==> flow/design.v <==
module PE(
    rst_n,
    in_valid,
    clk,
    up_in,
    left_in,
    right_out,
    down_out,
    result_out
);
input clk;
input rst_n;
input [7:0] up_in, left_in;
input in_valid;
output reg [7:0] right_out, down_out;
output reg [31:0] result_out;
always @(posedge clk or negedge rst_n) begin
    if(!rst_n) begin
        result_out <= 0;
        right_out <= 0;
        down_out <= 0;
    end
    else if(in_valid) begin
        result_out <= 0;
        right_out <= 0;
        down_out <= 0;
    end
    else begin
        result_out <= result_out + up_in * left_in;
        right_out <= left_in;
        down_out <= up_in;
    end
end
endmodule
module buffer (
    input clk,
    input rst_n,
    input in_valid,
    input [31:0] data_in,
    output reg [31:0] data_out
);
reg [7:0] r1_temp1;
reg [7:0] r2_temp1, r2_temp2;
reg [7:0] r3_temp1, r3_temp2, r3_temp3;
always @(posedge clk or negedge rst_n) begin
    if (!rst_n) begin
        data_out <= 32'b0;
        r1_temp1 <= 8'b0;
        r2_temp1 <= 8'b0;
        r2_temp2 <= 8'b0;
        r3_temp1 <= 8'b0;
        r3_temp2 <= 8'b0;
        r3_temp3 <= 8'b0;
    end 
    else if(in_valid) begin
        data_out <= 32'b0;
        r1_temp1 <= 8'b0;
        r2_temp1 <= 8'b0;
        r2_temp2 <= 8'b0;
        r3_temp1 <= 8'b0;
        r3_temp2 <= 8'b0;
        r3_temp3 <= 8'b0;
    end
    else begin
        r1_temp1 <= data_in[23:16];
        r2_temp1 <= r2_temp2;
        r2_temp2 <= data_in[15:8];
        r3_temp1 <= r3_temp2;
        r3_temp2 <= r3_temp3;
        r3_temp3 <= data_in[7:0];
        data_out <= {data_in[31:24], r1_temp1, r2_temp1, r3_temp1};
    end
end 
endmodule
module systolic_array(
    rst_n,
    in_valid,
    clk,
    in_a,
    in_b,
    out_c_r1,
    out_c_r2,
    out_c_r3,
    out_c_r4
);
input rst_n;
input in_valid;
input clk;
input [31:0] in_a;
input [31:0] in_b;
output [127:0] out_c_r1; 
output [127:0] out_c_r2;
output [127:0] out_c_r3;
output [127:0] out_c_r4;
wire [7:0] vertical_wire[4:0][3:0]; 
wire [7:0] horizontal_wire[3:0][4:0];  
wire [31:0] c_wire[3:0][3:0]; 
assign vertical_wire[0][0] = in_b[31:24];  
assign vertical_wire[0][1] = in_b[23:16];  
assign vertical_wire[0][2] = in_b[15:8];  
assign vertical_wire[0][3] = in_b[7:0];   
assign horizontal_wire[0][0] = in_a[31:24];  
assign horizontal_wire[1][0] = in_a[23:16];  
assign horizontal_wire[2][0] = in_a[15:8];   
assign horizontal_wire[3][0] = in_a[7:0];    
genvar i,j;
generate
    for(i=0;i<4;i=i+1) begin:ROW
        for(j=0;j<4;j=j+1) begin:COL
            PE pe(
                .rst_n(rst_n),
                .in_valid(in_valid),
                .clk(clk),
                .up_in(vertical_wire[i][j]),
                .left_in(horizontal_wire[i][j]),
                .right_out(horizontal_wire[i][j+1]),
                .down_out(vertical_wire[i+1][j]),
                .result_out(c_wire[i][j])
            );
        end
    end
endgenerate
assign out_c_r1 = {c_wire[0][0], c_wire[0][1], c_wire[0][2], c_wire[0][3]};
assign out_c_r2 = {c_wire[1][0], c_wire[1][1], c_wire[1][2], c_wire[1][3]};
assign out_c_r3 = {c_wire[2][0], c_wire[2][1], c_wire[2][2], c_wire[2][3]};
assign out_c_r4 = {c_wire[3][0], c_wire[3][1], c_wire[3][2], c_wire[3][3]};
endmodule
module TPU(
    clk,
    rst_n,
    in_valid,
    K,
    M,
    N,
    busy,
    A_wr_en,
    A_index,
    A_data_in,
    A_data_out,
    B_wr_en,
    B_index,
    B_data_in,
    B_data_out,
    C_wr_en,
    C_index,
    C_data_in,
    C_data_out
);
input clk;
input rst_n;
input            in_valid;
input [7:0]      K;
input [7:0]      M;
input [7:0]      N;
output reg       busy;
output reg          A_wr_en;
output reg [15:0]   A_index;
output     [31:0]   A_data_in;
input  [31:0]       A_data_out;
output reg          B_wr_en;
output reg [15:0]   B_index;
output     [31:0]   B_data_in;
input  [31:0]       B_data_out;
output reg          C_wr_en;
output reg [15:0]   C_index;
output reg [127:0]  C_data_in;
input  [127:0]      C_data_out;
assign A_data_in = 32'd0;
assign B_data_in = 32'd0;
reg [31:0] A_buffer_in, B_buffer_in;
reg [31:0] A_buffer_out, B_buffer_out;
wire [127:0] c_out[3:0];
buffer weight_buffer_A (
    .clk(clk),
    .rst_n(rst_n),
    .in_valid(in_valid),
    .data_in(A_buffer_in),
    .data_out(A_buffer_out)
);
buffer input_buffer_B (
    .clk(clk),
    .rst_n(rst_n),
    .in_valid(in_valid),
    .data_in(B_buffer_in),
    .data_out(B_buffer_out)
);
reg sa_valid;
systolic_array SA (
    .rst_n(rst_n),
    .in_valid(sa_valid),
    .clk(clk),
    .in_a(A_buffer_out),
    .in_b(B_buffer_out),
    .out_c_r1(c_out[0]),
    .out_c_r2(c_out[1]),
    .out_c_r3(c_out[2]),
    .out_c_r4(c_out[3])
);
reg [7:0] M_reg, N_reg, K_reg;
reg [7:0] tile_m, tile_n, tile_k;
reg [7:0] max_tile_m, max_tile_n, max_tile_k;
wire [127:0] c_row0 = c_out[0];
wire [127:0] c_row1 = c_out[1];
wire [127:0] c_row2 = c_out[2];
wire [127:0] c_row3 = c_out[3];
integer i, j;
localparam IDLE = 3'd0;
localparam LOAD = 3'd1;
localparam CALC = 3'd2;
localparam WRITEBACK = 3'd3;
localparam DONE = 3'd4;
reg [3:0] state, next_state;
reg [7:0] load_cnt, calc_cnt, wb_cnt;
reg [15:0] A_addr, B_addr, C_addr;
always @(*) begin
    if(tile_k == max_tile_k - 1) begin
        if(tile_k * 4 + load_cnt > K_reg) begin
            A_addr = (((tile_m * K_reg) + K_reg)) ;
            B_addr = (((tile_n * K_reg) + K_reg));
        end
        else begin
            A_addr = (((tile_m * K_reg) + (tile_k * 4))) + load_cnt;
            B_addr = (((tile_n * K_reg) + (tile_k * 4))) + load_cnt;
        end
    end
    else begin
        A_addr = (((tile_m * K_reg) + (tile_k * 4))) + load_cnt;
        B_addr = (((tile_n * K_reg) + (tile_k * 4))) + load_cnt;
    end
    C_addr = ((tile_n * M_reg) + (tile_m * 4)) + wb_cnt;
end
reg [15:0] next_tile_m, next_tile_n;
always @(*) begin
    if(tile_n < max_tile_n - 1) begin
        next_tile_n = tile_n + 1;
        next_tile_m = tile_m;
    end
    else begin
        next_tile_n = 0;
        if(tile_m < max_tile_m - 1) begin
            next_tile_m = tile_m + 1;
        end
        else begin
            next_tile_m = 0;
        end
    end
end
always @(posedge clk or negedge rst_n) begin
    if(!rst_n) begin
        M_reg <= 0;
        N_reg <= 0;
        K_reg <= 0;
        max_tile_m <= 0;
        max_tile_n <= 0; 
        max_tile_k <= 0;
        tile_k <= 0;
    end
    else if(in_valid) begin
        M_reg <= M;
        N_reg <= N;
        K_reg <= K;
        max_tile_m <= (M + 3) >> 2;  
        max_tile_n <= (N + 3) >> 2; 
        max_tile_k <= (K + 3) >> 2; 
        tile_k <= 0;
    end
end
always @(*) begin
    case(state)
        IDLE: begin
            if(in_valid)
                next_state = LOAD;
            else
                next_state = IDLE;
        end
        LOAD: begin
            if(load_cnt > K_reg || tile_k * 4 + load_cnt > K_reg) 
                next_state = CALC;
            else
                next_state = LOAD;
        end
        CALC: begin
            if(calc_cnt == 7)
                next_state = WRITEBACK;    
            else
                next_state = CALC;
        end
        WRITEBACK: begin
            if(wb_cnt > 3 || tile_m * 4 + wb_cnt >= M_reg) begin
                if(tile_n < max_tile_n - 1 || tile_m < max_tile_m - 1)
                    next_state = LOAD;
                else
                    next_state = DONE;
            end
            else
                next_state = WRITEBACK;
        end
        DONE: begin
            next_state = IDLE;
        end
        default: next_state = IDLE;
    endcase
end
always @(posedge clk or negedge rst_n) begin
    if(!rst_n) begin
        busy <= 0;
        A_wr_en <= 0;
        B_wr_en <= 0;
        C_wr_en <= 0;
        A_index <= 0;
        B_index <= 0;
        C_index <= 0;
        load_cnt <= 0;
        calc_cnt <= 0;
        wb_cnt <= 0;
        sa_valid <= 0;
        tile_m <= 0;
        tile_n <= 0;
        state <= IDLE;
    end
    else begin
        state <= next_state;
        case(state)
            IDLE: begin
                if(in_valid) begin
                    busy <= 1;
                    load_cnt <= 0;
                    calc_cnt <= 0;
                    wb_cnt <= 0;
                    sa_valid <= 1;
                end
                else begin
                    busy <= 0;
                end
                A_buffer_in <= 0;
                B_buffer_in <= 0;
                C_wr_en <= 0;
            end
            LOAD: begin
                A_index <= A_addr;
                B_index <= B_addr;
                sa_valid <= 0;
                if(tile_k * 4 + load_cnt > K_reg) begin
                    A_buffer_in <= 0; 
                    B_buffer_in <= 0;
                end
                else if(load_cnt == 0) begin
                    A_buffer_in <= 0; 
                    B_buffer_in <= 0;
                end
                else begin
                    A_buffer_in <= A_data_out;
                    B_buffer_in <= B_data_out;
                end
                if(load_cnt > K_reg) begin
                    load_cnt <= 0;
                end
                else begin
                    load_cnt <= load_cnt + 1;
                end
            end
            CALC: begin
                A_buffer_in <= 0;
                B_buffer_in <= 0;
                if(calc_cnt == 7) begin
                    calc_cnt <= 0;
                end
                else begin
                    calc_cnt <= calc_cnt + 1;
                end
            end
            WRITEBACK: begin
                if(wb_cnt <= 3 && tile_m * 4 + wb_cnt < M_reg) begin
                    C_wr_en <= 1;
                    C_index <= C_addr;
                    C_data_in <= c_out[wb_cnt];
                    wb_cnt <= wb_cnt + 1;
                end
                else begin
                    C_wr_en <= 0;
                    sa_valid <= 1;
                    tile_m <= next_tile_m;
                    tile_n <= next_tile_n;
                    wb_cnt <= 0;
                end
            end
            DONE: begin
                busy <= 0;
                C_wr_en <= 0;
            end
        endcase
        if(in_valid) begin
            tile_m <= 0;
            tile_n <= 0;
        end
    end
end
endmodule
==> flow/run.sh <==
#!/bin/bash
# the make line also repeats each setting of config.mk as NAME=value (left out here)
make -C /OpenROAD-flow-scripts/flow DESIGN_CONFIG=/design/flow/config.mk WORK_HOME=/design/flow/orfs CLKGATE_MAP_FILE= finish
==> flow/config.mk <==
export PLATFORM = sky130hd
export DESIGN_NAME = TPU
export DESIGN_NICKNAME = TPU
export VERILOG_FILES = /design/flow/design.v
export SDC_FILE = /design/flow/constraint.sdc
export NUM_CORES = 4
export LEC_CHECK = 0
export ABC_AREA = 1
export CAP_MARGIN = 30
export CELL_PAD_IN_SITES_GLOBAL_PLACEMENT = 3
export CORE_ASPECT_RATIO = 1.11
export CORE_MARGIN = 3
export CORE_UTILIZATION = 40
export CTS_CLUSTER_DIAMETER = 52
export CTS_CLUSTER_SIZE = 48
export HOLD_SLACK_MARGIN = 0.24
export MAX_ROUTING_LAYER = met4
export PLACE_DENSITY_LB_ADDON = 0.25
export SETUP_SLACK_MARGIN = 0.7
export SLEW_MARGIN = 20
export TNS_END_PERCENT = 10
==> flow/constraint.sdc <==
create_clock -name core_clock -period 6.5 [get_ports {clk}]
set_input_delay 1.3000 -clock core_clock [delete_from_list [all_inputs] [get_ports {clk}]]
set_output_delay 1.3000 -clock core_clock [all_outputs]
set_load 0.01 [all_outputs]
==> Slide: Implementation Results, run 1 <==
Run Summary

Run
  – Max-cap check violation count: 0
  – Count of tool warnings: 203

Logic synthesis
  – Most used flip-flop cell after synthesis: sky130_fd_sc_hd__dfrtp_1
  – Average footprint of a synthesized cell: ~8 um^2
  – Cell area after synthesis: 106000 um^2
  – Synth top cells by count: 3608 x sky130_fd_sc_hd__inv_1, 2639 x sky130_fd_sc_hd__nand2_1, 1231 x sky130_fd_sc_hd__nor2_1, 996 x sky130_fd_sc_hd__dfrtp_1, 986 x sky130_fd_sc_hd__fa_1
  – Syn Inst Count: about 13k
  – Synth top cell by count: sky130_fd_sc_hd__inv_1
  – Mux share of post-synthesis cell area: 0%
  – Simple-gate share of the synthesized area: 18.0%
  – Largest non-sequential cell family by area: adder cells
  – Yosys chip area: approximately 110000 um^2
  – Sequential area share after synthesis: 29.0%
  – Post-synth top area share: around a quarter
  – Number of warnings reported in the yosys synthesis log: 4
  – Distinct cells, synth: 59
  – Number of cells in the yosys synthesis report: about 13k
  – Dominant cell type by area after synthesis: sky130_fd_sc_hd__dfrtp_1
  – Async set or reset register ratio after synthesis: between 80% and 90%
  – Xor and xnor area share after synthesis: 1.28%
  – Post-synthesis share of cell area spent on full adders, half adders and majority gates: roughly 29%
  – AND-OR/OR-AND share of the synthesized area: a little under 8%
  – Cell types with the largest area share after synthesis: sky130_fd_sc_hd__dfrtp_1 24%, sky130_fd_sc_hd__fa_1 19%, sky130_fd_sc_hd__inv_1 13%
  – Number of synthesized register bits: between 1k and 1.5k
  – EDFF count, synth: 192

Route
  – Initial drt markers: about 4.5k
  – Routed via count: slightly above 80k
  – Router iterations before antenna repair: 5
  – WL final: around 320 mm
  – Post-route ant nets: 0
  – Residual DRC count: 0
  – Per-cell routed wire length: approximately 18 um
  – Vias per cell: ~4.8

Layout
  – Layout overhead on the synthesized area: 11.5%
  – Final std cells w/o fill: 17.2k
  – Final instance area: ~120000 um^2
  – Nets: between 15k and 20k

Power
  – Sw Ratio: 41.4%
  – Sequential Power: 10.6 mW
  – Leakage Power: approximately 65 nW
  – Internal power: 19.3 mW
  – Worst IR drop on VDD: ~220 uV
  – Power Total: between 30 and 40 mW
  – Clock network power share: 31.7%
  – Combinational fraction of design power: a little over a third
  – Net switching power: around 14 mW
  – P_comb: about 12 mW
  – Cell Pwr Density: 280 nW/um^2
  – Reg power frac: 32.0%
  – Clock network power consumption: roughly 11 mW
  – Leading power group: combinational cells

Clocking
  – Setup Buffers After CTS: 0
  – CTS clock-pin slew for the worst setup and hold paths: around 0.07 ns
  – TritonCTS clock tree: done
  – Clock Tree Buf Depth: 4
  – Number of gates resized after CTS: 0
  – Number of sinks on the clock net: between 1k and 1.5k
  – H-tree level count: 4
  – Buffer cell driving the clock tree root: sky130_fd_sc_hd__clkbuf_16
  – Clock network latency to the later pin of the worst-skew pair: between 0.8 and 0.9 ns
  – CTS hold repair buffers: 0
  – Number of buffers created by CTS: 190

Timing
  – Fin crit period: between 5 and 6 ns
  – RSZ-0062 raised after global routing: no
  – Number of pins exceeding their max-slew limit in the final report: 0
  – Worst Tran Pin Value: ~1.1 ns
  – Sum Neg Setup Slack: 0 ns
  – Final tally of hold violations: 0
  – Maximum clock frequency: a little under 200 MHz
  – Final setup skew: between 0.05 and 0.06 ns
  – Post-layout period usage of the worst path: 79.8%
  – Final setup violating endpoints: 0
  – Headroom to the max-slew limit: 24.8%

Place
  – Final weighted congestion in routability-driven placement: roughly 0.89
  – Count of placed standard cells including taps: around 17k
  – I/O Buffers: between 200 and 300
  – DP Area: between 100000 and 150000 um^2
  – HPWL reported at the end of detailed placement: 247 mm

GRT
  – M2 GR Usage: around two fifths
  – Global-route congestion overflow total: 0
  – Global routing usage on met1: roughly 30%
  – Maximum number of pins on one net before global-route repair: between 150 and 200
  – Vias in the first global route: about 86k
  – Layer with the highest usage after global routing: met2
  – Met3 Track Usage GR: approximately 2.8%
  – Global-route wire length before repair: ~500 mm
  – Global-route total usage across every layer: 24.2%
  – Number of antenna violations at the first check in global routing: 8

Setup path
  – Critical Path AT: around 5.9 ns
  – Required @ worst endpoint: between 7 and 8 ns
  – Crit path depth: 20
  – Sort of element at the start of the critical path: flop
  – Critical Path End: SA.ROW[0].COL[1].pe.result_out[27]
  – Length in cells of the worst reg-to-reg path: 20
  – Terminus of the critical flop-to-flop path: SA.ROW[0].COL[1].pe.result_out[27]
  – Most frequent CP cell: sky130_fd_sc_hd__nand2_1
  – Buf/Inv on CP: 3
  – CP endpoint kind: flop
  – Critical-path top delay cell: sky130_fd_sc_hd__dfrtp_1
  – Worst-path cell chain: nand2_1, fa_1, inv_1, fa_1, inv_1, fa_1, fa_1, inv_1, ha_1, nand3_1, nand2_1, nand3_1, nand2_1, nand2_1, nand2_1, nand2_1, nor2_1, nand2_1, nand2_1, nor2_1
  – Register-to-register path setup slack: around 1.3 ns
  – Critical path origin: SA.ROW[0].COL[0].pe.right_out[0]
  – CP top delay family: adder cells
  – Maximum fanout along the worst path: 11
  – Reg2Reg Launch Point: SA.ROW[0].COL[0].pe.right_out[0]
  – Category of the most critical setup path: reg2reg
  – Slowest stage delay, CP: between 0.8 and 0.9 ns

Floorplanning
  – Core Density at Floorplan: 40.3%
  – # IOs: about 460
  – Die Span Y: between 500 and 600 um
  – Core ar.: ~260000 um^2
  – Width of the die: ~500 um
  – Std cell rows: between 150 and 200
  – Die area: ~270000 um^2

Min path
  – Kind of path behind the tightest hold check: reg2reg
  – End point of the most critical hold path: input_buffer_B.r2_temp1[3]
  – Hold Startpoint: input_buffer_B.r2_temp2[3]
  – Instance count along the most critical hold path: 2

Run status
  – Result of the run: no timing/DRC/antenna violations
routing by layer:
metal | wire [um] | share of wire (%)
met5 | 0 | 0
met4 | 11000 | 3.5
met3 | 12500 | 4.0
met2 | 153000 | 49
met1 | 139000 | 44
cell type report:
class                           instances  area (um^2)
Fill cell                           26687       145000
Clock inverter                        131         1490
Inverter                             3634        13700
Timing Repair Buffer                  332         3410
Clock buffer                          214         5000
Antenna cell                           16         40.0
Sequential cell                      1189        30700
Multi-Input combinational cell       8168        59300
Tap cell                             3500         4380
metrics by stage:
stage                     hold slack [ns]  setup slack [ns]  util (%)
after floorplan                     0.434              1.51         -
after CTS                           0.441              1.26      44.9
after global placement              0.440              1.37      42.4
final                               0.444              1.32      44.9
after global routing                0.466             0.939      44.9
after detailed placement            0.445              1.29      42.4
==> run 2, diff against run 1 <==
Settings changed: CAP_MARGIN 30 to 20, CELL_PAD_IN_SITES_GLOBAL_PLACEMENT 3 to not set, CORE_ASPECT_RATIO 1.11 to not set, CORE_MARGIN 3 to 2, CORE_UTILIZATION 40 to 70, CTS_CLUSTER_DIAMETER 52 to 286, CTS_CLUSTER_SIZE 48 to not set, HOLD_SLACK_MARGIN 0.24 to not set, MAX_ROUTING_LAYER met4 to not set, PLACE_DENSITY_LB_ADDON 0.25 to not set, SETUP_SLACK_MARGIN 0.7 to 0.46, TNS_END_PERCENT 10 to not set.
Clock period 6.5 ns to 4.38 ns, I/O delays scaled along.
==> Slide: Implementation Results, run 2 <==
Run Summary

Setup path
  – Critical-path top delay cell: sky130_fd_sc_hd__ha_1
  – Maximum fanout along the worst path: 7 (-4)
  – Critical Path AT: 5.39 ns (-0.53 ns)
  – Sort of element at the start of the critical path: flop
  – Worst-path cell chain: nand2_1, fa_1, inv_1, fa_1, ha_1, inv_1, fa_1, inv_1, ha_1, nand3_1, nand3_1, nand2_1, nand2_2, nand2_2, nand2_4, nand3b_1, nand2_1, nand2_1, nor2_1
  – Crit path depth: 19 (-5.0%)
  – Category of the most critical setup path: reg2reg
  – Buf/Inv on CP: 3 (unchanged)
  – Critical Path End: SA.ROW[3].COL[3].pe.result_out[30]
  – Register-to-register path setup slack: -0.26 ns (-1.58 ns)
  – Reg2Reg Launch Point: SA.ROW[3].COL[2].pe.right_out[0]
  – Terminus of the critical flop-to-flop path: SA.ROW[3].COL[3].pe.result_out[30]
  – Slowest stage delay, CP: 0.63 ns (-0.19 ns)
  – Required @ worst endpoint: 5.13 ns (-2.10 ns)
  – CP top delay family: adder cells
  – Length in cells of the worst reg-to-reg path: 19 (-5.0%)
  – CP endpoint kind: flop
  – Most frequent CP cell: sky130_fd_sc_hd__nand2_1
  – Critical path origin: SA.ROW[3].COL[2].pe.right_out[0]

Logic synthesis
  – Yosys chip area: 106000 um^2 (unchanged)
  – Mux share of post-synthesis cell area: 0% (unchanged)
  – Most used flip-flop cell after synthesis: sky130_fd_sc_hd__dfrtp_1
  – Dominant cell type by area after synthesis: sky130_fd_sc_hd__dfrtp_1
  – Distinct cells, synth: 59 (unchanged)
  – Average footprint of a synthesized cell: 7.84 um^2 (unchanged)
  – Post-synthesis share of cell area spent on full adders, half adders and majority gates: 28.7% (unchanged)
  – Largest non-sequential cell family by area: adder cells
  – AND-OR/OR-AND share of the synthesized area: 7.69% (unchanged)
  – Syn Inst Count: 13.5k (unchanged)
  – Number of cells in the yosys synthesis report: 13.5k (unchanged)
  – EDFF count, synth: 192 (unchanged)
  – Sequential area share after synthesis: 29.0% (unchanged)
  – Cell types with the largest area share after synthesis: sky130_fd_sc_hd__dfrtp_1 24%, sky130_fd_sc_hd__fa_1 19%, sky130_fd_sc_hd__inv_1 13%
  – Xor and xnor area share after synthesis: 1.28% (unchanged)
  – Synth top cell by count: sky130_fd_sc_hd__inv_1
  – Number of warnings reported in the yosys synthesis log: 4 (unchanged)
  – Async set or reset register ratio after synthesis: 83.9% (unchanged)
  – Number of synthesized register bits: 1189 (unchanged)
  – Synth top cells by count: 3608 x sky130_fd_sc_hd__inv_1, 2639 x sky130_fd_sc_hd__nand2_1, 1231 x sky130_fd_sc_hd__nor2_1, 996 x sky130_fd_sc_hd__dfrtp_1, 986 x sky130_fd_sc_hd__fa_1
  – Simple-gate share of the synthesized area: 18.0% (unchanged)
  – Post-synth top area share: 23.6% (unchanged)
  – Cell area after synthesis: 106000 um^2 (unchanged)

Clocking
  – Number of buffers created by CTS: 138 (-27%)
  – CTS clock-pin slew for the worst setup and hold paths: 0.07 ns (about the same)
  – Clock Tree Buf Depth: 3 (-1)
  – Buffer cell driving the clock tree root: sky130_fd_sc_hd__clkbuf_16
  – Clock network latency to the later pin of the worst-skew pair: 0.85 ns (about the same)
  – TritonCTS clock tree: done
  – H-tree level count: 4 (unchanged)
  – Number of sinks on the clock net: 1189 (unchanged)

Timing
  – Worst Tran Pin Value: 1.80 ns (+0.673 ns)
  – Post-layout worst setup margin: -0.261 ns (-1.58 ns)
  – Final setup skew: 0.0352 ns (-0.0208 ns)
  – Final setup violating endpoints: 59 (+59)
  – Post-layout period usage of the worst path: 106% (+26 points)
  – Final tally of hold violations: 0 (unchanged)
  – Sum Neg Setup Slack: -4.74 ns (-4.74 ns)
  – Number of pins exceeding their max-slew limit in the final report: 2 (+2)
  – Headroom to the max-slew limit: -20.8% (-46 points)
  – Maximum clock frequency: 215 MHz (+12%)
  – RSZ-0062 raised after global routing: yes
  – Fin crit period: 4.64 ns (-0.544 ns)

Power
  – Sw Ratio: 43.7% (+2.3 points)
  – Sequential Power: 15.5 mW (+46%)
  – Worst IR drop on VDD: 499 uV (+130%)
  – Power Total: 53.8 mW (+63%)
  – Net switching power: 23.5 mW (+72%)
  – Reg power frac: 28.9% (-3.1 points)
  – Leakage Power: 69.9 nW (+7.2%)
  – Internal power: 30.3 mW (+57%)
  – P_comb: 25.7 mW (+120%)
  – Leading power group: combinational cells
  – Cell Pwr Density: 419 nW/um^2 (+50%)
  – Clock network power share: 23.4% (-8.3 points)
  – Combinational fraction of design power: 47.8% (+12 points)
  – Clock network power consumption: 12.6 mW (+20%)

GRT
  – Maximum number of pins on one net before global-route repair: 169 (+6.3%)
  – Global-route congestion overflow total: 0 (unchanged)
  – Global-route wire length before repair: 489 mm (-2.0%)
  – Number of antenna violations at the first check in global routing: 21 (+13)
  – Global-route total usage across every layer: 40.5% (+16 points)
  – Vias in the first global route: 93.4k (+9.2%)

Layout
  – Fill cell total of the finished layout: 8078 (-70%)
  – Utilization after layout: 85.6% (+41 points)
  – Layout overhead on the synthesized area: 21.3%
  – Nets: 16.3k (+4.7%)

Route
  – Post-route ant nets: 0 (unchanged)
  – Routed via count: 97.0k (+18%)
  – Vias per cell: 5.92 (+23%)
  – Residual DRC count: 0 (unchanged)
  – Initial drt markers: 11.1k (+140%)
  – WL final: 353 mm (+12%)
  – Per-cell routed wire length: 21.6 um (+17%)
  – Router iterations before antenna repair: 19 (+14)

Place
  – Final weighted congestion in routability-driven placement: 1.00 (+13%)
  – HPWL reported at the end of detailed placement: 229 mm (-7.1%)
  – I/O Buffers: 268 (unchanged)

Run
  – Count of tool warnings: 182 (-10%)
  – Max-cap check violation count: 1 (+1)

Run status
  – Fail Reasons: capacitance limit, slew limit, setup timing
  – Result of the run: finished with violations

Floorplanning
  – Core Density at Floorplan: 70.5% (+30 points)
  – Std cell rows: 142 (-28%)
  – # IOs: 463 (unchanged)
  – Core ar.: 150000 um^2 (-43%)
  – Die Span Y: 393 um (-28%)
  – Die area: 154000 um^2 (-43%)
  – Width of the die: 393 um (-21%)

Min path
  – Hold Startpoint: in_valid
  – Kind of path behind the tightest hold check: in2reg
  – End point of the most critical hold path: M_reg[0]
  – Instance count along the most critical hold path: 3 (+1)
run 2: layer usage:
layer	global-route usage, %	wire, um	vias to the layer above
li1	-	-	41703
met1	50.4	121000	46384
met2	65.6	163000	6628
met3	8.86	38900	2287
met4	23.0	30500	34
met5	0	292	-
run 2: repair_timing:
| item | in CTS | in global routing |
|---|---|---|
| pin swaps | 159 | 563 |
| cloned | 2 | 3 |
| setup buffers | 137 | 314 |
| gates resized | 500 | 1526 |
| endpoints found under the hold margin | 2 | 0 |
| setup endpoints to repair | 413 | 463 |
| hold buffers | 1 | 0 |
run 2: cell type report:
cell class / count / area [um^2] / area share (%)
repair buffers: 1106 / 10100 / 7.84
clock inverters: 72 / 948 / 0.739
diodes: 6 / 15.0 / 0.0117
clock buffers: 184 / 3860 / 3.01
well taps: 2016 / 2520 / 1.97
flip-flops and latches: 1189 / 31000 / 24.2
multi-input cells: 8171 / 66200 / 51.6
inverters: 3634 / 13700 / 10.7
run 2: per-stage QoR:
step                      worst slack (ns)  hold slack (ns)  std cells  area, um^2
after floorplan                     -0.259            0.434      13560      107000
after CTS                           0.0345            0.438      16055      120000
after global routing                -0.262            0.454      16374      128000
final                               -0.261            0.446      16378      128000
after detailed placement            -0.141            0.443      15659      113000
after global placement             -0.0998            0.436      15659      113000
==> run 3, diff against run 2 <==
Settings changed: ABC_AREA 1 to not set, CAP_MARGIN 20 to 15, CORE_UTILIZATION 70 to 72, CTS_CLUSTER_DIAMETER 286 to not set, SETUP_SLACK_MARGIN 0.46 to not set.
Clock period 4.38 ns to 4.35 ns, I/O delays scaled along.
==> Slide: Implementation Results, run 3 <==
Implementation Results

Logic synthesis
  – Synth top cell by count: sky130_fd_sc_hd__inv_1
  – Cell area after synthesis: 99000 um^2 (-6.4%)
  – Post-synth top area share: 25.2% (+1.6 points)
  – Post-synthesis share of cell area spent on full adders, half adders and majority gates: 30.7% (+2.0 points)
  – Simple-gate share of the synthesized area: 16.1% (-2.0 points)
  – Distinct cells, synth: 81 (+37%)
  – Async set or reset register ratio after synthesis: 83.9% (unchanged)
  – AND-OR/OR-AND share of the synthesized area: 7.86% (+0.17 points)
  – Xor and xnor area share after synthesis: 3.30% (+2.0 points)
  – EDFF count, synth: 192 (unchanged)
  – Dominant cell type by area after synthesis: sky130_fd_sc_hd__dfrtp_1
  – Number of warnings reported in the yosys synthesis log: 4 (unchanged)
  – Synth top cells by count: 2026 x sky130_fd_sc_hd__inv_1, 996 x sky130_fd_sc_hd__dfrtp_1, 986 x sky130_fd_sc_hd__fa_1, 851 x sky130_fd_sc_hd__ha_1, 813 x sky130_fd_sc_hd__nand2_1
  – Sequential area share after synthesis: 31.0% (+2.0 points)
  – Syn Inst Count: 10.2k (-24%)
  – Mux share of post-synthesis cell area: 1.75% (+1.7 points)
  – Yosys chip area: 99000 um^2 (-6.4%)
  – Largest non-sequential cell family by area: adder cells
  – Most used flip-flop cell after synthesis: sky130_fd_sc_hd__dfrtp_1
  – Number of cells in the yosys synthesis report: 10.2k (-24%)
  – Cell types with the largest area share after synthesis: sky130_fd_sc_hd__dfrtp_1 25%, sky130_fd_sc_hd__fa_1 20%, sky130_fd_sc_hd__ha_1 11%
  – Number of synthesized register bits: 1189 (unchanged)
  – Average footprint of a synthesized cell: 9.67 um^2 (+23%)

Clocking
  – Number of sinks on the clock net: 1189 (unchanged)
  – Buffer cell driving the clock tree root: sky130_fd_sc_hd__clkbuf_16
  – H-tree level count: 4 (unchanged)
  – Clock Tree Buf Depth: 3 (unchanged)
  – Number of buffers created by CTS: 138 (unchanged)

Run status
  – Result of the run: aborted with a tool error
  – Last step reached: global routing

Floorplanning
  – Core Density at Floorplan: 72.3% (+1.7 points)
  – Die Span Y: 375 um (-4.6%)
  – Std cell rows: 136 (-4.2%)
  – Width of the die: 375 um (-4.6%)
  – Die area: 140000 um^2 (-8.9%)
  – Core ar.: 137000 um^2 (-8.7%)
  – # IOs: 463 (unchanged)

Place
  – Final weighted congestion in routability-driven placement: 0.941 (-6.1%)
  – Count of placed standard cells including taps: 13.0k (-17%)
  – I/O Buffers: 268 (unchanged)
  – DP Area: 111000 um^2 (-1.1%)
  – HPWL reported at the end of detailed placement: 199 mm (-13%)
run 3: repair_timing:
| action | 4_1_cts |
|---|---|
| endpoints found under the setup margin | 362 |
| endpoints found under the hold margin | 27 |
| setup buffers | 214 |
| cloned | 4 |
| gates resized | 848 |
| hold buffers | 1 |
| pin swaps | 366 |
run 3: metrics by stage:
step	setup TNS (ns)	setup slack, ns	utilization, %	hold slack [ns]	total power [mW]
floorplan	-92.29	-0.690	-	0.397	26.0
global placement	-96.53	-0.704	81.3	0.424	32.6
detailed placement	-131.93	-0.730	81.3	0.420	33.7
CTS	-63.78	-0.664	88.3	0.415	48.0
==> run 4, diff against run 3 <==
Settings changed: ABC_AREA set to 1, CAP_MARGIN 15 to 20, CELL_PAD_IN_SITES_GLOBAL_PLACEMENT set to 3, CORE_ASPECT_RATIO set to 0.72, CORE_MARGIN 2 to 5, CORE_UTILIZATION 72 to 49, GPL_TIMING_DRIVEN set to 0, HOLD_SLACK_MARGIN set to -0.07, PLACE_DENSITY_LB_ADDON set to 0.22.
Clock period 4.35 ns to 9.26 ns, I/O delays scaled along.
==> Slide: Implementation Results, run 4 <==
Implementation Results

Logic synthesis
  – Dominant cell type by area after synthesis: sky130_fd_sc_hd__dfrtp_1
  – Post-synthesis share of cell area spent on full adders, half adders and majority gates: 28.7% (-2.0 points)
  – Cell types with the largest area share after synthesis: sky130_fd_sc_hd__dfrtp_1 24%, sky130_fd_sc_hd__fa_1 19%, sky130_fd_sc_hd__inv_1 13%
  – Largest non-sequential cell family by area: adder cells
  – Synth top cells by count: 3608 x sky130_fd_sc_hd__inv_1, 2639 x sky130_fd_sc_hd__nand2_1, 1231 x sky130_fd_sc_hd__nor2_1, 996 x sky130_fd_sc_hd__dfrtp_1, 986 x sky130_fd_sc_hd__fa_1
  – EDFF count, synth: 192 (unchanged)
  – Xor and xnor area share after synthesis: 1.28% (-2.0 points)
  – Number of synthesized register bits: 1189 (unchanged)
  – AND-OR/OR-AND share of the synthesized area: 7.69% (-0.17 points)
  – Number of warnings reported in the yosys synthesis log: 4 (unchanged)
  – Average footprint of a synthesized cell: 7.84 um^2 (-19%)
  – Number of cells in the yosys synthesis report: 13.5k (+32%)
  – Simple-gate share of the synthesized area: 18.0% (+2.0 points)
  – Syn Inst Count: 13.5k (+32%)
  – Mux share of post-synthesis cell area: 0% (-1.7 points)
  – Async set or reset register ratio after synthesis: 83.9% (unchanged)
  – Yosys chip area: 106000 um^2 (+6.8%)
  – Synth top cell by count: sky130_fd_sc_hd__inv_1
  – Sequential area share after synthesis: 29.0% (-2.0 points)
  – Distinct cells, synth: 59 (-27%)
  – Post-synth top area share: 23.6% (-1.6 points)
  – Cell area after synthesis: 106000 um^2 (+6.8%)
  – Most used flip-flop cell after synthesis: sky130_fd_sc_hd__dfrtp_1

Floorplanning
  – Core Density at Floorplan: 49.3% (-23 points)
  – Core ar.: 214000 um^2 (+57%)
  – Die Span Y: 404 um (+7.9%)
  – Die area: 225000 um^2 (+60%)
  – Std cell rows: 144 (+5.9%)
  – Width of the die: 558 um (+49%)

Run status
  – Result of the run: aborted with a tool error
  – First error: [ERROR FLW-0024] Place density exceeds 1.0 (current PLACE_DENSITY_LB_ADDON =  0.22). Please check if the value of  PLACE_DENSITY_LB_ADDON is between 0 and 0.99.
  – Last step reached: global placement without I/O
==> run 5, diff against run 4 <==
Settings changed: ABC_AREA 1 to not set, CAP_MARGIN 20 to 40, CELL_PAD_IN_SITES_GLOBAL_PLACEMENT 3 to not set, CORE_ASPECT_RATIO 0.72 to 0.84, CORE_MARGIN 5 to 8, CORE_UTILIZATION 49 to 47, GPL_ROUTABILITY_DRIVEN set to 0, GPL_TIMING_DRIVEN 0 to not set, HOLD_SLACK_MARGIN -0.07 to not set, PLACE_DENSITY_LB_ADDON 0.22 to 0.1, SLEW_MARGIN 20 to 0.
Clock period 9.26 ns to 3.42 ns, I/O delays scaled along.
==> Slide: Implementation Results, run 5 <==
Run Summary

Logic synthesis
  – Number of synthesized register bits: 1189 (unchanged)
  – Number of warnings reported in the yosys synthesis log: 4 (unchanged)
  – Sequential area share after synthesis: 31.0% (+2.0 points)
  – Simple-gate share of the synthesized area: 16.1% (-2.0 points)
  – AND-OR/OR-AND share of the synthesized area: 7.86% (+0.17 points)
  – Dominant cell type by area after synthesis: sky130_fd_sc_hd__dfrtp_1
  – Largest non-sequential cell family by area: adder cells
  – Synth top cells by count: 2026 x sky130_fd_sc_hd__inv_1, 996 x sky130_fd_sc_hd__dfrtp_1, 986 x sky130_fd_sc_hd__fa_1, 851 x sky130_fd_sc_hd__ha_1, 813 x sky130_fd_sc_hd__nand2_1
  – Post-synth top area share: 25.2% (+1.6 points)
  – Synth top cell by count: sky130_fd_sc_hd__inv_1
  – Async set or reset register ratio after synthesis: 83.9% (unchanged)
  – Yosys chip area: 99000 um^2 (-6.4%)
  – Cell area after synthesis: 99000 um^2 (-6.4%)
  – Xor and xnor area share after synthesis: 3.30% (+2.0 points)
  – Average footprint of a synthesized cell: 9.67 um^2 (+23%)
  – Mux share of post-synthesis cell area: 1.75% (+1.7 points)
  – EDFF count, synth: 192 (unchanged)
  – Number of cells in the yosys synthesis report: 10.2k (-24%)
  – Most used flip-flop cell after synthesis: sky130_fd_sc_hd__dfrtp_1
  – Syn Inst Count: 10.2k (-24%)
  – Distinct cells, synth: 81 (+37%)
  – Cell types with the largest area share after synthesis: sky130_fd_sc_hd__dfrtp_1 25%, sky130_fd_sc_hd__fa_1 20%, sky130_fd_sc_hd__ha_1 11%
  – Post-synthesis share of cell area spent on full adders, half adders and majority gates: 30.7% (+2.0 points)

Power
  – Cell Pwr Density: 497 nW/um^2
  – P_comb: between 20 and 30 mW
  – Power Total: 63.9 mW
  – Reg power frac: between 30% and 40%
  – Net switching power: about 24 mW
  – Combinational fraction of design power: 45.0%
  – Leading power group: combinational cells
  – Internal power: 40.0 mW
  – Clock network power share: between 20 and 25%
  – Sequential Power: roughly 19 mW
  – Sw Ratio: about 37%
  – Clock network power consumption: roughly 16 mW
  – Leakage Power: 64.9 nW
  – Worst IR drop on VDD: 762 uV

GRT
  – Vias in the first global route: around 80k
  – Number of antenna violations at the first check in global routing: 9
  – Global-route wire length before repair: approximately 440 mm
  – Maximum number of pins on one net before global-route repair: ~190
  – Global-route congestion overflow total: 0
  – Global-route total usage across every layer: about 24%

Timing
  – Worst Tran Pin Value: between 1 and 1.5 ns
  – Final tally of hold violations: 0
  – Final setup violating endpoints: approximately 600
  – Sum Neg Setup Slack: -482.88 ns
  – Post-layout period usage of the worst path: 149%
  – RSZ-0062 raised after global routing: yes
  – Fin crit period: 5.11 ns
  – Number of pins exceeding their max-slew limit in the final report: 0
  – Headroom to the max-slew limit: approximately 26%
  – Final setup skew: around 0.045 ns
  – Post-layout worst setup margin: -1.69 ns
  – Maximum clock frequency: roughly 200 MHz

Setup path
  – Required @ worst endpoint: about 4.1 ns
  – Critical Path End: C_index[15]
  – Category of the most critical setup path: reg2reg
  – Maximum fanout along the worst path: 4
  – Reg2Reg Launch Point: M_reg[0]
  – Terminus of the critical flop-to-flop path: C_index[15]
  – Crit path depth: 20
  – CP endpoint kind: flop
  – Critical Path AT: 5.79 ns
  – Most frequent CP cell: sky130_fd_sc_hd__fa_1
  – Register-to-register path setup slack: -1.69 ns
  – Critical-path top delay cell: sky130_fd_sc_hd__fa_1
  – Length in cells of the worst reg-to-reg path: 20
  – Slowest stage delay, CP: between 0.5 and 0.6 ns
  – Critical path origin: M_reg[0]
  – CP top delay family: adder cells
  – Sort of element at the start of the critical path: flop
  – Worst-path cell chain: nand2_2, fa_1, inv_2, fa_1, inv_2, fa_1, inv_1, fa_1, inv_1, fa_1, inv_2, ha_4, o21a_1, o31a_1, o211a_1, o21a_1, o21a_1, o41ai_2, xnor2_1, o21ai_1
  – Buf/Inv on CP: 5

Run
  – Count of tool warnings: 191
  – Max-cap check violation count: 0

Route
  – WL final: about 280 mm
  – Post-route ant nets: 0
  – Initial drt markers: between 4k and 5k
  – Router iterations before antenna repair: 10
  – Vias per cell: about 5
  – Routed via count: between 70k and 80k
  – Residual DRC count: 0
  – Per-cell routed wire length: ~19 um

Clocking
  – CTS clock-pin slew for the worst setup and hold paths: around 0.060 ns
  – Number of buffers created by CTS: between 100 and 150
  – Clock Tree Buf Depth: 3
  – H-tree level count: 4
  – Clock network latency to the later pin of the worst-skew pair: between 0.8 and 0.9 ns
  – Number of sinks on the clock net: between 1k and 1.5k
  – Buffer cell driving the clock tree root: sky130_fd_sc_hd__clkbuf_16
  – TritonCTS clock tree: done

Min path
  – Hold Startpoint: in_valid
  – Kind of path behind the tightest hold check: in2reg
  – End point of the most critical hold path: max_tile_m[6]
  – Instance count along the most critical hold path: 2

Place
  – Count of placed standard cells including taps: around 14k
  – I/O Buffers: roughly 270
  – Setup Slack @ Placement: -1.66 ns
  – HPWL reported at the end of detailed placement: between 200 and 250 mm

Floorplanning
  – # IOs: 463
  – Core ar.: 210000 um^2 (-2.2%)
  – Std cell rows: 154 (+6.9%)
  – Die Span Y: 437 um (+8.0%)
  – Width of the die: 517 um (-7.3%)
  – Die area: 226000 um^2 (+0.11%)
  – Core Density at Floorplan: 47.2% (-2.1 points)

Run status
  – Result of the run: finished with violations
  – Fail Reasons: setup timing

Layout
  – Nets: 14.0k
  – Final std cells w/o fill: ~15k
  – Layout overhead on the synthesized area: 29.8%
-- run 5: metrics by stage --
stage                     utilization, %  hold WS (ns)  cell area (um^2)
after global routing                61.3         0.222            128000
after floorplan                        -         0.388            103000
after global placement              55.8         0.411            117000
final                               61.3         0.231            128000
after CTS                           60.1         0.165            126000
after detailed placement            55.9         0.422            117000
-- run 5: repair_timing --
item / in CTS / in global routing
buffers inserted: 162 / 136
cloned: 6 / 1
hold endpoints to repair: 2 / 0
pin swaps: 363 / 327
resized: 779 / 394
setup endpoints to repair: 598 / 691
hold buffers: 1 / 0
-- run 5: metal layers --
layer / wire (um) / track usage (%)
met1: 129000 / 35.0
met2: 129000 / 39.3
met3: 13200 / 3.46
met4: 7860 / 6.50
met5: 0 / 0
-- run 5: cell type report --
class / count / area, um^2
timing repair buffer: 1882 / 16300
antenna: 5 / 12.5
clock buffer: 188 / 3850
tap: 2808 / 3510
sequential: 1189 / 31000
inverter: 2026 / 7620
fill: 17496 / 81200
clock inverter: 73 / 1010
multi-input combinational: 6723 / 65300
==> run 6, diff against run 5 <==
Settings changed: CAP_MARGIN 40 to 20, CORE_ASPECT_RATIO 0.84 to not set, CORE_MARGIN 8 to 2, CORE_UTILIZATION 47 to 40, GPL_ROUTABILITY_DRIVEN 0 to not set, PLACE_DENSITY set to 0.6, PLACE_DENSITY_LB_ADDON 0.1 to not set, SLEW_MARGIN 0 to 20.
Clock period 3.42 ns to 9.01 ns, I/O delays scaled along.
==> Slide: Implementation Results, run 6 <==
Run Summary

Setup path
  – Worst-path cell chain: nand2_1, fa_1, inv_1, fa_1, inv_1, fa_1, inv_1, fa_1, inv_1, fa_1, inv_1, ha_1, o21a_1, o31a_1, o211a_1, o21a_1, o21a_1, o41ai_1, xnor2_1, o21ai_0
  – Sort of element at the start of the critical path: flop
  – Critical Path AT: 6.65 ns (+0.86 ns)
  – Critical Path End: C_index[15]
  – Category of the most critical setup path: reg2reg
  – Critical path origin: tile_n[6]
  – Required @ worst endpoint: 9.69 ns (+5.59 ns)
  – Crit path depth: 20 (unchanged)
  – Slowest stage delay, CP: 0.96 ns (+0.42 ns)
  – Critical-path top delay cell: sky130_fd_sc_hd__dfrtp_1
  – Register-to-register path setup slack: 3.04 ns (+4.73 ns)
  – CP endpoint kind: flop
  – Reg2Reg Launch Point: tile_n[6]
  – Buf/Inv on CP: 5 (unchanged)
  – Length in cells of the worst reg-to-reg path: 20 (unchanged)
  – Maximum fanout along the worst path: 21 (+17)
  – Terminus of the critical flop-to-flop path: C_index[15]
  – CP top delay family: adder cells

Logic synthesis
  – EDFF count, synth: 192 (unchanged)
  – Cell types with the largest area share after synthesis: sky130_fd_sc_hd__dfrtp_1 25%, sky130_fd_sc_hd__fa_1 20%, sky130_fd_sc_hd__ha_1 11%
  – Yosys chip area: 99000 um^2 (unchanged)
  – Sequential area share after synthesis: 31.0% (unchanged)
  – Syn Inst Count: 10.2k (unchanged)
  – Number of cells in the yosys synthesis report: 10.2k (unchanged)
  – Dominant cell type by area after synthesis: sky130_fd_sc_hd__dfrtp_1
  – Largest non-sequential cell family by area: adder cells
  – Synth top cell by count: sky130_fd_sc_hd__inv_1
  – Post-synthesis share of cell area spent on full adders, half adders and majority gates: 30.7% (unchanged)
  – Simple-gate share of the synthesized area: 16.1% (unchanged)
  – Distinct cells, synth: 81 (unchanged)
  – Cell area after synthesis: 99000 um^2 (unchanged)
  – Most used flip-flop cell after synthesis: sky130_fd_sc_hd__dfrtp_1
  – Async set or reset register ratio after synthesis: 83.9% (unchanged)
  – AND-OR/OR-AND share of the synthesized area: 7.86% (unchanged)
  – Post-synth top area share: 25.2% (unchanged)
  – Synth top cells by count: 2026 x sky130_fd_sc_hd__inv_1, 996 x sky130_fd_sc_hd__dfrtp_1, 986 x sky130_fd_sc_hd__fa_1, 851 x sky130_fd_sc_hd__ha_1, 813 x sky130_fd_sc_hd__nand2_1
  – Number of warnings reported in the yosys synthesis log: 4 (unchanged)
  – Average footprint of a synthesized cell: 9.67 um^2 (unchanged)
  – Xor and xnor area share after synthesis: 3.30% (unchanged)
  – Number of synthesized register bits: 1189 (unchanged)
  – Mux share of post-synthesis cell area: 1.75% (unchanged)

Layout
  – Fill cell total of the finished layout: 23.4k (+33%)
  – Final std cells w/o fill: 13.7k (-7.7%)
  – Layout overhead on the synthesized area: 11.1%
  – Final instance area: 110000 um^2 (-14%)
  – Nets: 12.5k (-11%)
  – Area of all sequential standard cells: 30700 um^2 (-0.78%)
  – Comb area: 59400 um^2 (-9.0%)

Power
  – P_comb: 7.02 mW (-76%)
  – Sw Ratio: 37.8% (+0.34 points)
  – Leakage Power: 56.1 nW (-14%)
  – Combinational fraction of design power: 33.8% (-11 points)
  – Internal power: 12.9 mW (-68%)
  – Reg power frac: 36.3% (+6.1 points)
  – Sequential Power: 7.55 mW (-61%)
  – Clock network power consumption: 6.22 mW (-61%)
  – Power Total: 20.8 mW (-67%)
  – Cell Pwr Density: 189 nW/um^2 (-62%)
  – Net switching power: 7.86 mW (-67%)
  – Clock network power share: 29.9% (+5.1 points)
  – Leading power group: sequential cells
  – Worst IR drop on VDD: 211 uV (-72%)

Clocking
  – CTS clock-pin slew for the worst setup and hold paths: 0.06 ns (about the same)
  – Clock network latency to the later pin of the worst-skew pair: 0.82 ns (about the same)
  – Setup Buffers After CTS: 0 (-100%)
  – CTS hold repair buffers: 0 (-1)
  – TritonCTS clock tree: done
  – Number of buffers created by CTS: 147 (+5.0%)
  – Buffer cell driving the clock tree root: sky130_fd_sc_hd__clkbuf_16
  – Number of sinks on the clock net: 1189 (unchanged)
  – Clock Tree Buf Depth: 3 (unchanged)
  – Number of gates resized after CTS: 0 (-100%)
  – H-tree level count: 4 (unchanged)

Run status
  – Result of the run: no timing/DRC/antenna violations

GRT
  – Maximum number of pins on one net before global-route repair: 171 (-11%)
  – Global-route total usage across every layer: 20.3% (-4.2 points)
  – Number of antenna violations at the first check in global routing: 13 (+4)
  – Global-route wire length before repair: 407 mm (-8.2%)
  – Vias in the first global route: 73.5k (-8.5%)
  – Global-route congestion overflow total: 0 (unchanged)

Place
  – Count of placed standard cells including taps: 13.5k (-6.1%)
  – HPWL reported at the end of detailed placement: 193 mm (-10%)
  – DP Area: 105000 um^2 (-10%)
  – I/O Buffers: 268 (unchanged)
  – Final weighted congestion in routability-driven placement: around 0.9

Run
  – Count of tool warnings: 191 (unchanged)
  – Max-cap check violation count: 0 (unchanged)

Timing
  – Fin crit period: 5.97 ns (+0.857 ns)
  – Worst Tran Pin Value: 1.07 ns (-0.0428 ns)
  – Headroom to the max-slew limit: 28.4% (+2.9 points)
  – Final setup skew: 0.0275 ns (-0.0170 ns)
  – Post-layout period usage of the worst path: 66.2% (-83 points)
  – Sum Neg Setup Slack: 0 ns (+482.88 ns)
  – Final setup violating endpoints: 0 (-100%)
  – Final-layout worst hold slack: 0.452 ns (+0.221 ns)
  – Final tally of hold violations: 0 (unchanged)
  – Number of pins exceeding their max-slew limit in the final report: 0 (unchanged)
  – RSZ-0062 raised after global routing: no
  – Maximum clock frequency: 168 MHz (-14%)

Floorplanning
  – Die Span Y: 502 um (+15%)
  – Core ar.: 246000 um^2 (+17%)
  – Std cell rows: 182 (+18%)
  – Die area: 252000 um^2 (+11%)
  – Width of the die: 502 um (-3.0%)
  – # IOs: 463 (unchanged)
  – Core Density at Floorplan: 40.3% (-7.0 points)

Route
  – Per-cell routed wire length: 18.3 um (-2.4%)
  – Routed via count: 69.5k (-8.6%)
  – Residual DRC count: 0 (unchanged)
  – WL final: 252 mm (-9.9%)
  – Initial drt markers: 4579 (-1.4%)
  – Router iterations before antenna repair: 13 (+3)
  – Vias per cell: 5.06 (-1.0%)
  – Post-route ant nets: 0 (unchanged)

Min path
  – Kind of path behind the tightest hold check: reg2reg
  – Instance count along the most critical hold path: 1 (-1)
  – Hold Startpoint: input_buffer_B.r3_temp2[1]
  – End point of the most critical hold path: input_buffer_B.r3_temp1[1]
==> run 6: layout make-up <==
class                   count  area share (%)
clock buffers             193            3.70
multi-input cells        6721            54.0
flip-flops and latches   1189            27.9
diodes                      7          0.0159
inverters                2026            6.91
repair buffers            310            2.82
well taps                3220            3.66
clock inverters            82           0.956
==> run 6: through the flow <==
step	util [%]	worst slack [ns]
floorplan	-	0.248
detailed placement	42.6	3.12
finish	44.7	3.04
global placement	42.6	3.11
global route	44.7	2.79
CTS	44.7	3.06
==> run 6: routing by layer <==
metal / GRT usage [%] / wire (um)
met5: 0 / 0
met4: 5.63 / 6510
met3: 2.84 / 12600
met2: 33.1 / 118000
met1: 28.2 / 115000
==> run 7, diff against run 6 <==
Settings changed: CORE_UTILIZATION 40 to 72, CTS_CLUSTER_DIAMETER set to 204, PLACE_DENSITY 0.6 to not set, SETUP_SLACK_MARGIN set to 1.09.
Clock period 9.01 ns to 4.19 ns, I/O delays scaled along.
==> Slide: Implementation Results, run 7 <==
Implementation Results

Run status
  – Result of the run: aborted with a tool error
  – Last step reached: global routing

Place
  – I/O Buffers: 268 (unchanged)
  – DP Area: 113000 um^2 (+8.0%)
  – Final weighted congestion in routability-driven placement: 0.967 (+7.0%)
  – HPWL reported at the end of detailed placement: 200 mm (+3.6%)
  – Setup Slack @ Placement: -0.935 ns (-4.05 ns)

Clocking
  – Clock Tree Buf Depth: 3 (unchanged)
  – Number of buffers created by CTS: 137 (-6.8%)
  – Buffer cell driving the clock tree root: sky130_fd_sc_hd__clkbuf_16
  – H-tree level count: 4 (unchanged)
  – Number of sinks on the clock net: 1189 (unchanged)

Logic synthesis
  – Number of warnings reported in the yosys synthesis log: 4 (unchanged)
  – Cell area after synthesis: 99000 um^2 (unchanged)
  – Mux share of post-synthesis cell area: 1.75% (unchanged)
  – Yosys chip area: 99000 um^2 (unchanged)
  – Distinct cells, synth: 81 (unchanged)
  – Sequential area share after synthesis: 31.0% (unchanged)
  – Xor and xnor area share after synthesis: 3.30% (unchanged)
  – Post-synth top area share: 25.2% (unchanged)
  – Async set or reset register ratio after synthesis: 83.9% (unchanged)
  – Syn Inst Count: 10.2k (unchanged)
  – AND-OR/OR-AND share of the synthesized area: 7.86% (unchanged)
  – Cell types with the largest area share after synthesis: sky130_fd_sc_hd__dfrtp_1 25%, sky130_fd_sc_hd__fa_1 20%, sky130_fd_sc_hd__ha_1 11%
  – Synth top cells by count: 2026 x sky130_fd_sc_hd__inv_1, 996 x sky130_fd_sc_hd__dfrtp_1, 986 x sky130_fd_sc_hd__fa_1, 851 x sky130_fd_sc_hd__ha_1, 813 x sky130_fd_sc_hd__nand2_1
  – Post-synthesis share of cell area spent on full adders, half adders and majority gates: 30.7% (unchanged)
  – Average footprint of a synthesized cell: 9.67 um^2 (unchanged)
  – Number of synthesized register bits: 1189 (unchanged)
  – Number of cells in the yosys synthesis report: 10.2k (unchanged)
  – Largest non-sequential cell family by area: adder cells
  – Most used flip-flop cell after synthesis: sky130_fd_sc_hd__dfrtp_1
  – Synth top cell by count: sky130_fd_sc_hd__inv_1
  – Dominant cell type by area after synthesis: sky130_fd_sc_hd__dfrtp_1
  – Simple-gate share of the synthesized area: 16.1% (unchanged)
  – EDFF count, synth: 192 (unchanged)

Floorplanning
  – Die area: 140000 um^2 (-44%)
  – Width of the die: 375 um (-25%)
  – Core ar.: 137000 um^2 (-44%)
  – Core Density at Floorplan: 72.3% (+32 points)
  – # IOs: 463 (unchanged)
  – Die Span Y: 375 um (-25%)
  – Std cell rows: 136 (-25%)
run 7: per-stage QoR:
step                      setup TNS, ns  hold slack [ns]  utilization [%]  instances
after detailed placement        -154.39            0.433             82.7      13024
after CTS                       -106.47            0.430             89.9      13554
after floorplan                 -123.77            0.397                -      10300
after global placement          -114.61            0.411             82.7      13024
run 7: repair_timing:
action	CTS
cloned	5
resized	864
pin swaps	451
setup endpoints to repair	660
hold buffers	1
setup buffers	270
endpoints found under the hold margin	8
==> run 8, diff against run 7 <==
Settings changed: CORE_ASPECT_RATIO set to 0.76, CORE_UTILIZATION 72 to 58, CTS_CLUSTER_DIAMETER 204 to 220, GPL_ROUTABILITY_DRIVEN set to 1, MAX_ROUTING_LAYER set to met5, MIN_ROUTING_LAYER set to met1, SETUP_SLACK_MARGIN 1.09 to 1.45, SLEW_MARGIN 20 to 5, TNS_END_PERCENT set to 5.
Clock period 4.19 ns to 3.42 ns, I/O delays scaled along.
==> Slide: Implementation Results, run 8 <==
Run Summary

Setup path
  – Sort of element at the start of the critical path: flop
  – Required @ worst endpoint: 4.09 ns
  – Worst-path cell chain: nand2_2, fa_1, inv_2, fa_1, inv_2, fa_1, inv_1, fa_1, inv_2, fa_1, inv_2, ha_4, o21a_1, o31a_1, o211a_1, o21a_1, o21a_1, o41ai_2, xnor2_1, o21ai_1
  – Category of the most critical setup path: reg2reg
  – Critical-path top delay cell: sky130_fd_sc_hd__fa_1
  – Reg2Reg Launch Point: tile_n[6]
  – Most frequent CP cell: sky130_fd_sc_hd__fa_1
  – Length in cells of the worst reg-to-reg path: 20
  – Buf/Inv on CP: 5
  – Maximum fanout along the worst path: 3
  – Critical path origin: tile_n[6]
  – CP endpoint kind: flop
  – Crit path depth: 20
  – Critical Path End: C_index[15]
  – CP top delay family: adder cells
  – Critical Path AT: 5.71 ns
  – Register-to-register path setup slack: -1.62 ns
  – Slowest stage delay, CP: around 0.53 ns
  – Terminus of the critical flop-to-flop path: C_index[15]

Place
  – HPWL reported at the end of detailed placement: 210 mm (+5.1%)
  – I/O Buffers: 268 (unchanged)
  – Final weighted congestion in routability-driven placement: 0.926 (-4.2%)

Logic synthesis
  – Post-synth top area share: 25.2% (unchanged)
  – Syn Inst Count: 10.2k (unchanged)
  – Post-synthesis share of cell area spent on full adders, half adders and majority gates: 30.7% (unchanged)
  – Most used flip-flop cell after synthesis: sky130_fd_sc_hd__dfrtp_1
  – Cell area after synthesis: 99000 um^2 (unchanged)
  – Dominant cell type by area after synthesis: sky130_fd_sc_hd__dfrtp_1
  – Number of cells in the yosys synthesis report: 10.2k (unchanged)
  – AND-OR/OR-AND share of the synthesized area: 7.86% (unchanged)
  – Distinct cells, synth: 81 (unchanged)
  – Sequential area share after synthesis: 31.0% (unchanged)
  – Yosys chip area: 99000 um^2 (unchanged)
  – Number of warnings reported in the yosys synthesis log: 4 (unchanged)
  – Average footprint of a synthesized cell: 9.67 um^2 (unchanged)
  – Simple-gate share of the synthesized area: 16.1% (unchanged)
  – Xor and xnor area share after synthesis: 3.30% (unchanged)
  – Mux share of post-synthesis cell area: 1.75% (unchanged)
  – Cell types with the largest area share after synthesis: sky130_fd_sc_hd__dfrtp_1 25%, sky130_fd_sc_hd__fa_1 20%, sky130_fd_sc_hd__ha_1 11%
  – Largest non-sequential cell family by area: adder cells
  – Synth top cells by count: 2026 x sky130_fd_sc_hd__inv_1, 996 x sky130_fd_sc_hd__dfrtp_1, 986 x sky130_fd_sc_hd__fa_1, 851 x sky130_fd_sc_hd__ha_1, 813 x sky130_fd_sc_hd__nand2_1
  – Number of synthesized register bits: 1189 (unchanged)
  – Synth top cell by count: sky130_fd_sc_hd__inv_1
  – EDFF count, synth: 192 (unchanged)
  – Async set or reset register ratio after synthesis: 83.9% (unchanged)

Timing
  – Post-layout worst setup margin: -1.62 ns
  – RSZ-0062 raised after global routing: yes
  – Final setup violating endpoints: 609
  – Post-layout period usage of the worst path: 147%
  – Fin crit period: just over 5 ns
  – Final setup skew: about 0.04 ns
  – Number of pins exceeding their max-slew limit in the final report: 0
  – Final tally of hold violations: 0
  – Worst Tran Pin Value: 1.06 ns
  – Maximum clock frequency: about 200 MHz
  – Headroom to the max-slew limit: between 20 and 30%
  – Sum Neg Setup Slack: -491.66 ns

GRT
  – Number of antenna violations at the first check in global routing: 8
  – Global-route wire length before repair: about 430 mm
  – Global-route total usage across every layer: 31.2%
  – Vias in the first global route: 78.6k
  – Maximum number of pins on one net before global-route repair: roughly 160
  – Global-route congestion overflow total: 0

Power
  – Power Total: between 60 and 70 mW
  – Reg power frac: between 30% and 40%
  – Combinational fraction of design power: about 45%
  – Clock network power share: 23.6%
  – Clock network power consumption: approximately 14 mW
  – P_comb: between 20 and 30 mW
  – Sequential Power: between 15 and 20 mW
  – Cell Pwr Density: 492 nW/um^2
  – Internal power: around 38 mW
  – Leakage Power: about 64 nW
  – Net switching power: about 23 mW
  – Worst IR drop on VDD: about 870 uV
  – Leading power group: combinational cells
  – Sw Ratio: between 30% and 40%

Floorplanning
  – Core ar.: 170000 um^2 (+24%)
  – Core Density at Floorplan: 58.3% (-14 points)
  – Die Span Y: 364 um (-2.8%)
  – Width of the die: 478 um (+28%)
  – # IOs: 463 (unchanged)
  – Std cell rows: 132 (-2.9%)
  – Die area: 174000 um^2 (+24%)

Run
  – Max-cap check violation count: 0
  – Count of tool warnings: 188

Clocking
  – H-tree level count: 4 (unchanged)
  – Number of buffers created by CTS: 133 (-2.9%)
  – Buffer cell driving the clock tree root: sky130_fd_sc_hd__clkbuf_16
  – Clock network latency to the later pin of the worst-skew pair: around 0.80 ns
  – Clock Tree Buf Depth: 3 (unchanged)
  – TritonCTS clock tree: done
  – Number of sinks on the clock net: 1189 (unchanged)
  – CTS clock-pin slew for the worst setup and hold paths: around 0.06 ns

Layout
  – Layout overhead on the synthesized area: 24.9%
  – Nets: ~14k
  – Utilization after layout: 72.8%

Route
  – WL final: roughly 270 mm
  – Router iterations before antenna repair: 10
  – Residual DRC count: 0
  – Per-cell routed wire length: 18.9 um
  – Initial drt markers: between 5k and 6k
  – Post-route ant nets: 0
  – Routed via count: between 70k and 80k
  – Vias per cell: between 5 and 6

Run status
  – Fail Reasons: setup timing
  – Result of the run: finished with violations

Min path
  – Kind of path behind the tightest hold check: in2async
[run 8: metrics by stage]
step | hold WS, ns | instances | area [um^2] | setup slack (ns)
after global placement | 0.409 | 13877 | 114000 | -1.69
after floorplan | 0.388 | 10300 | 99300 | -1.66
after global routing | 0.0253 | 14293 | 124000 | -1.84
final | 0.0358 | 14297 | 124000 | -1.62
after detailed placement | 0.438 | 13877 | 114000 | -1.94
after CTS | 0.00184 | 14224 | 121000 | -1.61
[run 8: routing by layer]
layer / wire [um] / track usage [%] / vias up
met2: 127000 / 50.3 / 1927
met4: 7730 / 8.84 / 4
met5: 16 / 0 / -
li1: - / - / 35648
met1: 121000 / 44.1 / 38095
met3: 14700 / 4.60 / 401
[run 8: final cells by class]
type / count / area (um^2)
Antenna cell: 4 / 10.0
Sequential cell: 1189 / 30900
Tap cell: 2278 / 2850
Timing Repair Buffer: 1840 / 15600
Clock buffer: 179 / 3680
Multi-Input combinational cell: 6721 / 62500
Inverter: 2026 / 7600
Fill cell: 12591 / 46200
Clock inverter: 60 / 591
[run 8: what timing repair did]
item / 4_1_cts / 5_1_grt
endpoints found under the setup margin: 1069 / 1128
setup buffers: 104 / 67
pin swaps: 232 / 246
gates resized: 553 / 452
hold endpoints to repair: 11 / 0
hold buffers: 2 / 0
cloned: 2 / 2
==> run 9, diff against run 8 <==
Settings changed: CAP_MARGIN 20 to 40, CORE_ASPECT_RATIO 0.76 to not set, CORE_UTILIZATION 58 to 72, CTS_CLUSTER_DIAMETER 220 to 204, CTS_CLUSTER_SIZE set to 15, GPL_ROUTABILITY_DRIVEN 1 to not set, MAX_ROUTING_LAYER met5 to not set, MIN_ROUTING_LAYER met1 to not set, PLACE_DENSITY_LB_ADDON set to 0.03, SETUP_SLACK_MARGIN 1.45 to 1.51, SLEW_MARGIN 5 to 20.
Clock period 3.42 ns to 5.07 ns, I/O delays scaled along.
==> Slide: Implementation Results, run 9 <==
Run Summary

Run status
  – Result of the run: finished with violations
  – Fail Reasons: setup timing

Setup path
  – Terminus of the critical flop-to-flop path: C_index[8]
  – Buf/Inv on CP: 7 (+2)
  – Worst-path cell chain: buf_6, buf_4, nand2_2, fa_1, fa_1, inv_2, ha_4, fa_1, inv_1, fa_1, inv_1, ha_1, a21o_1, a21o_1, buf_4, buf_4, a21o_1, a21oi_1, xor2_1, o21ai_0
  – Length in cells of the worst reg-to-reg path: 20 (unchanged)
  – Crit path depth: 20 (unchanged)
  – Critical path origin: M_reg[0]
  – Slowest stage delay, CP: 0.54 ns (about the same)
  – Register-to-register path setup slack: -0.01 ns (+1.60 ns)
  – Critical Path AT: 5.68 ns (-0.03 ns)
  – Most frequent CP cell: sky130_fd_sc_hd__fa_1
  – Category of the most critical setup path: reg2reg
  – Reg2Reg Launch Point: M_reg[0]
  – CP endpoint kind: flop
  – Required @ worst endpoint: 5.67 ns (+1.58 ns)
  – Critical-path top delay cell: sky130_fd_sc_hd__fa_1
  – Critical Path End: C_index[8]

Logic synthesis
  – Cell area after synthesis: 99000 um^2 (unchanged)
  – AND-OR/OR-AND share of the synthesized area: 7.86% (unchanged)
  – Average footprint of a synthesized cell: 9.67 um^2 (unchanged)
  – Largest non-sequential cell family by area: adder cells
  – Post-synthesis share of cell area spent on full adders, half adders and majority gates: 30.7% (unchanged)
  – Xor and xnor area share after synthesis: 3.30% (unchanged)
  – Post-synth top area share: 25.2% (unchanged)
  – Simple-gate share of the synthesized area: 16.1% (unchanged)
  – Synth top cell by count: sky130_fd_sc_hd__inv_1
  – Syn Inst Count: 10.2k (unchanged)
  – Sequential area share after synthesis: 31.0% (unchanged)
  – Yosys chip area: 99000 um^2 (unchanged)

Clocking
  – TritonCTS clock tree: done
  – CTS hold repair buffers: 0 (-2)
  – CTS clock-pin slew for the worst setup and hold paths: 0.08 ns (+0.02 ns)
  – Number of buffers created by CTS: 89 (-33%)
  – Number of sinks on the clock net: 1189 (unchanged)

Power
  – Sequential Power: 13.2 mW (-32%)
  – Combinational fraction of design power: 42.8% (-2.0 points)
  – Leakage Power: 57.5 nW (-10%)
  – Sw Ratio: 39.9% (+2.6 points)
  – Power Total: 35.4 mW (-42%)
  – Worst IR drop on VDD: 655 uV (-25%)
  – P_comb: 15.2 mW (-44%)
  – Reg power frac: 37.4% (+5.8 points)
  – Net switching power: 14.1 mW (-38%)

Route
  – Routed via count: 74.4k (-2.2%)
  – Per-cell routed wire length: 20.1 um (+6.1%)
  – Initial drt markers: 6784 (+29%)
  – Post-route ant nets: 0 (unchanged)
  – Router iterations before antenna repair: 10 (unchanged)
  – WL final: 255 mm (-5.7%)
  – Vias per cell: 5.86 (+10%)
  – Residual DRC count: 0 (unchanged)

GRT
  – Global-route wire length before repair: 399 mm (-7.0%)
  – Global-route congestion overflow total: 0 (unchanged)
  – Global-route total usage across every layer: 35.6% (+4.5 points)

Timing
  – Post-layout period usage of the worst path: 100% (-47 points)
  – Post-layout worst setup margin: -0.0139 ns (+1.60 ns)
  – Headroom to the max-slew limit: 25.4% (-4.2 points)
  – Final setup violating endpoints: 1 (-99.8%)
  – Maximum clock frequency: 197 MHz (-0.90%)
  – Worst Tran Pin Value: 1.12 ns (+0.0628 ns)
  – Fin crit period: 5.08 ns (+0.0460 ns)
  – Final-layout worst hold slack: 0.178 ns (+0.142 ns)

Place
  – HPWL reported at the end of detailed placement: 185 mm (-12%)

Layout
  – Fill cell total of the finished layout: 7935 (-37%)
  – Utilization after layout: 82.7% (+9.9 points)
  – Nets: 12.9k (-7.6%)

Floorplanning
  – # IOs: 463 (unchanged)
  – Core ar.: 137000 um^2 (-19%)

Min path
  – Kind of path behind the tightest hold check: in2async
[run 9: area by class of cell]
class | instances | area share (%)
multi-input cells | 6724 | 55.1
flip-flops and latches | 1189 | 27.4
inverters | 2026 | 6.71
repair buffers | 821 | 6.59
clock buffers | 135 | 2.14
well taps | 1794 | 1.98
clock inverters | 7 | 0.119
diodes | 5 | 0.0110
[run 9: repair_timing]
action,in CTS,in global routing
pin swaps,212,193
setup endpoints to repair,606,666
resized,523,483
buffers inserted,117,142
gates cloned,1,3
[run 9: per-stage QoR]
stage | cell area, um^2 | setup slack [ns] | setup TNS (ns) | cells
after floorplan | 99300 | -0.00816 | -0.00816 | 10300
after global placement | 105000 | -0.0762 | -0.242 | 12279
after detailed placement | 105000 | -0.117 | -1.98 | 12285
after CTS | 110000 | 0.0345 | 0 | 12545
after global routing | 113000 | -0.160 | -0.790 | 12698
final | 113000 | -0.0139 | -0.0139 | 12701
[run 9: routing by layer]
metal	global-route usage, %	share of wire [%]	wire length [um]	vias up
met5	0	0.027	68	-
met3	5.76	7.4	18800	687
met2	58.3	48	123000	3051
li1	-	-	-	33447
met1	48.1	40	102000	37182
met4	14.1	4.4	11200	12
Power and IR drop assume default switching activity.
